==> inputs of v29 <==
==> flow/design.v <==
module alu_top(clk, a, b, op, out, carry_out, over_flow, zero);
input clk;
input [31:0] a, b;
input [2:0] op;
output reg [31:0] out;
output reg carry_out, over_flow, zero;
reg [31:0] a_r, b_r;
reg [2:0] op_r;
wire [31:0] alu_out;
wire alu_carry_out, alu_over_flow, alu_zero;
ALU alu_core(a_r, b_r, op_r, alu_out, alu_carry_out, alu_over_flow, alu_zero);
always @(posedge clk) begin
	a_r <= a;
	b_r <= b;
	op_r <= op;
	out <= alu_out;
	carry_out <= alu_carry_out;
	over_flow <= alu_over_flow;
	zero <= alu_zero;
end
endmodule

module xorgate(a, b, out);
output[31:0] out;
input wire[31:0] a, b;
generate  
genvar index;
for (index = 0; index<32; index = index + 1)
	begin: xorgen
		xor xor1(out[index], a[index], b[index]);
	end
endgenerate
endmodule
module andgate(a, b, out);
output[31:0] out;
input[31:0] a, b;
generate  
genvar index;
for (index = 0; index<32; index = index + 1)
	begin: andgen
		and and1(out[index], a[index], b[index]);  
	end
endgenerate
endmodule
module orgate(a, b, out);
output[31:0] out;
input[31:0] a, b;
generate  
genvar index;
for (index = 0; index<32; index = index + 1)
	begin: orgen
		or or1(out[index], a[index], b[index]);
	end
endgenerate
endmodule
module adder(sum, carryout, a, b, carryin);
output sum, carryout;
input a, b, carryin;
xor sumbit(sum, a, b, carryin);
and bc(b_c, b, carryin);
and ac(a_c, a, carryin);
and ab(a_b, a, b);
or cout(carryout, b_c, a_c, a_b);
endmodule
module adder32Bit(addo, carryout, over_flow, A, B, carry_in);
output[31:0] addo;  
output carryout;  
output over_flow;  
input[31:0] A;  
input[31:0] B;  
input carry_in;
wire[31:0] carry_oarray;
adder adder_init (addo[0], carry_oarray[0], A[0], B[0], carry_in);
adder adder1 (addo[1], carry_oarray[1], A[1], B[1], carry_oarray[0]);
generate  
genvar index;
for (index = 2; index<32; index = index + 1)
	begin: add32b
	adder addergen (addo[index], carry_oarray[index], A[index], B[index], carry_oarray[index-1]);
	end
endgenerate
assign carryout = carry_oarray[31];
wire abxor, abcoutxor;
xor xor1(abxor, A[31], B[31]);
xor xor2(abcoutxor, carryout, abxor);
xor xor3(over_flow, addo[31], abcoutxor);
endmodule 
module slt(sum, overflow, slto);
input[31:0] sum;
input overflow;
output slto;
xor slt_xor(slto, sum[31], overflow);
endmodule
module structuralMultiplexer(out, mux_command, ando, oro, xoro, addo, slto);
output[31:0] out;
input[2:0] mux_command;  
input[31:0] ando;  
input[31:0] oro;  
input[31:0] xoro;  
input[31:0] addo;  
input slto;  
wire[2:0] inv_command;
wire[31:0] enableand, enableor, enablexor, enableadd;  
wire enableslt;  
not notCommand0(inv_command[0], mux_command[0]);  
not notCommand1(inv_command[1], mux_command[1]);
not notCommand2(inv_command[2], mux_command[2]);
and slt_and(enableslt, slto, inv_command[2], mux_command[1], inv_command[0]);
generate
genvar index;
for (index = 0; index<32; index = index + 1)
	begin: muxgen 
		and ando_and(enableand[index], ando[index], inv_command[2], mux_command[1], mux_command[0]);  
		and oro_and(enableor[index], oro[index], mux_command[2], inv_command[1], inv_command[0]);  
		and xoro_and(enablexor[index], xoro[index], inv_command[2], inv_command[1], mux_command[0]);  
		and addo_and(enableadd[index], addo[index], inv_command[2], inv_command[1], inv_command[0]);  
		or or1(out[index], enableand[index],  enableor[index], enablexor[index], enableadd[index], enableslt);  
	end
endgenerate
endmodule
module LUT(mux_command, a_inv, b_inv, carry_in, allow_overflow, addr);
output reg[2:0] mux_command;
output reg a_inv;
output reg b_inv;
output reg carry_in;
output reg allow_overflow;
input[2:0] addr;
always @ (addr) begin
	case(addr)
	3'd0: begin mux_command = 3'b000; a_inv = 0; b_inv = 0; carry_in = 0; allow_overflow = 1; end  
	3'd1: begin mux_command = 3'b000; a_inv = 0; b_inv = 1; carry_in = 1; allow_overflow = 1; end  
	3'd2: begin mux_command = 3'b001; a_inv = 0; b_inv = 0; carry_in = 0; allow_overflow = 1; end  
	3'd3: begin mux_command = 3'b010; a_inv = 0; b_inv = 1; carry_in = 1; allow_overflow = 0; end  
	3'd4: begin mux_command = 3'b011; a_inv = 0; b_inv = 0; carry_in = 0; allow_overflow = 1; end  
	3'd6: begin mux_command = 3'b011; a_inv = 1; b_inv = 1; carry_in = 0; allow_overflow = 1; end  
	3'd7: begin mux_command = 3'b100; a_inv = 0; b_inv = 0; carry_in = 0; allow_overflow = 1; end  
	3'd5: begin mux_command = 3'b100; a_inv = 1; b_inv = 1; carry_in = 0; allow_overflow = 1; end  
default: $display("Please check inputs");
endcase
end
endmodule
module ALU(a, b, addr, out, carry_out, over_flow, zero);
input[31:0] a, b;
input[2:0] addr;  
output[31:0] out;
output carry_out, over_flow, zero;
wire carry_in, b_inv;  
wire a_inv, allow_overflow;  
wire[2:0] mux_command;
wire[31:0] A, B;  
wire[31:0] addo, xoro, ando, oro;
wire slto;
LUT lookuptable(mux_command, a_inv, b_inv, carry_in, allow_overflow, addr);
generate
genvar index;
for (index = 0; index<32; index = index + 1)
	begin: abinv_gen
		xor a_invgen(A[index], a[index], a_inv);  
		xor b_invgen(B[index], b[index], b_inv);  
	end
endgenerate
andgate and_gate(A, B, ando);  
orgate or_gate(A, B, oro);  
xorgate xor_gate(A, B, xoro);  
adder32Bit add_gate(addo, carry_out, over_flow, A, B, carry_in);  
slt slt_gate(addo, over_flow, slto);
and allowoverflow_and(overflow, over_flow, allow_overflow);
structuralMultiplexer mux_structure(out, mux_command, ando, oro, xoro, addo, slto);
wire[31:0] equal;
generate  
genvar index1;
for (index1 = 0; index1 <32; index1 = index1+1)begin
                nor nor1(equal[index1], out[index1], 0);
end
endgenerate
and and1(zero, equal[0], equal[1], equal[2], equal[3],equal[4],equal[5],equal[6],equal[7],equal[8],equal[9],equal[10],equal[11],equal[12],equal[13],equal[14],equal[15],equal[16],equal[17],equal[18],equal[19],equal[20],equal[21],equal[22],equal[23],equal[24],equal[25],equal[26],equal[27],equal[28],equal[29],equal[30],equal[31]);
endmodule
==> flow/run.sh <==
#!/bin/bash
# the make line also repeats each setting of config.mk as NAME=value (left out here)
make -C /OpenROAD-flow-scripts/flow DESIGN_CONFIG=/design/flow/config.mk WORK_HOME=/design/flow/orfs CLKGATE_MAP_FILE= finish
==> flow/config.mk <==
export PLATFORM = sky130hd
export DESIGN_NAME = alu_top
export DESIGN_NICKNAME = alu_top
export VERILOG_FILES = /design/flow/design.v
export SDC_FILE = /design/flow/constraint.sdc
export NUM_CORES = 4
export LEC_CHECK = 0
export CAP_MARGIN = 20
export CORE_ASPECT_RATIO = 0.5
export CORE_MARGIN = 6
export CORE_UTILIZATION = 58
export CTS_CLUSTER_DIAMETER = 305
export CTS_CLUSTER_SIZE = 98
export PLACE_DENSITY = 0.35
export SLEW_MARGIN = 20
export TNS_END_PERCENT = 10
==> flow/constraint.sdc <==
create_clock -name core_clock -period 14.5 [get_ports {clk}]
set_input_delay 2.9000 -clock core_clock [delete_from_list [all_inputs] [get_ports {clk}]]
set_output_delay 2.9000 -clock core_clock [all_outputs]
set_load 0.01 [all_outputs]
==> v38 (differences from v29) <==
CORE_ASPECT_RATIO = unset   (was 0.5)
CORE_MARGIN = 2   (was 6)
CORE_UTILIZATION = 61   (was 58)
CTS_CLUSTER_DIAMETER = unset   (was 305)
CTS_CLUSTER_SIZE = unset   (was 98)
PLACE_DENSITY = unset   (was 0.35)
TNS_END_PERCENT = unset   (was 10)
==> flow/constraint.sdc (replaced) <==
create_clock -name core_clock -period 7.16 [get_ports {clk}]
set_input_delay 1.4320 -clock core_clock [delete_from_list [all_inputs] [get_ports {clk}]]
set_output_delay 1.4320 -clock core_clock [all_outputs]
set_load 0.01 [all_outputs]
==> v35 (differences from v29) <==
CORE_ASPECT_RATIO = unset   (was 0.5)
CORE_MARGIN = 2   (was 6)
CTS_CLUSTER_DIAMETER = unset   (was 305)
CTS_CLUSTER_SIZE = unset   (was 98)
PLACE_DENSITY = unset   (was 0.35)
TNS_END_PERCENT = unset   (was 10)
==> flow/constraint.sdc (replaced) <==
create_clock -name core_clock -period 7.88 [get_ports {clk}]
set_input_delay 1.5760 -clock core_clock [delete_from_list [all_inputs] [get_ports {clk}]]
set_output_delay 1.5760 -clock core_clock [all_outputs]
set_load 0.01 [all_outputs]
==> comparison <==
The lowest via count belongs to v29, the highest to v38.
First-iteration DRC count, highest first: v29, v38, v35.
In flip-flop count, v35 and v38 do not differ.
Count of clock-buffer cells in the layout: v38 > v29 > v35.
Fmax: v29 is smaller than v38 (about 5%).
Between v35 and v29, the lower register-to-register slack is in v35 (gap 5.8 ns).
In critical path depth, v35 and v29 do not differ.
Die size: v29 > v35 > v38.
v35 ran to the end with violations: negative setup slack. v29 went through all stages and came out clean. v38 completed, yet does not pass: negative setup slack.
==> figures <==
quantity                                                                                 v35          v29                       v38
Antenna violations before repair                                                           0            1                         0
Total tool warning count                                                                  65           62                        65
Flop share of the area                                                                25.35%       27.00%                    25.25%
Setup skew after layout                                                          0.008838 ns  0.004423 ns                0.01398 ns
Measured slew at the worst slew-check pin                                          0.8848 ns     1.012 ns                 0.7691 ns
Result of the run                                                   finished with violations  timing/DRC/antenna clean  finished with violations
Violated checks                                                         negative setup slack            -      negative setup slack
Met2 layer wire length in the routed design                                          8605 um      6609 um                   8892 um
Number of cells in the design after placement                                            921          871                       926
Overall track demand over capacity in global routing                                  31.00%       24.51%                    32.84%
Chip width                                                                          107.1 um     157.8 um                  104.6 um
Final standard cell count with taps included and fillers excluded                        949          888                       953
Final estimated routing congestion in global placement                                0.8968       0.9489                    0.9465
Vertical die dimension                                                              107.1 um     84.92 um                  104.6 um
Ratio of final minimum period to clock period                                         169.1%       97.33%                    187.5%
Source-to-sink clock delay at the later pin of the worst-skew pair                   0.40 ns      0.34 ns                   0.40 ns
Register share of total power                                                          32.7%        33.1%                     33.0%
Share of total power consumed by net switching                                        35.26%       34.66%                    35.52%
Avg Vias per Cell                                                                      5.420        5.407                     5.440
No activity file was given, so power comes from the tool's default toggle rates.
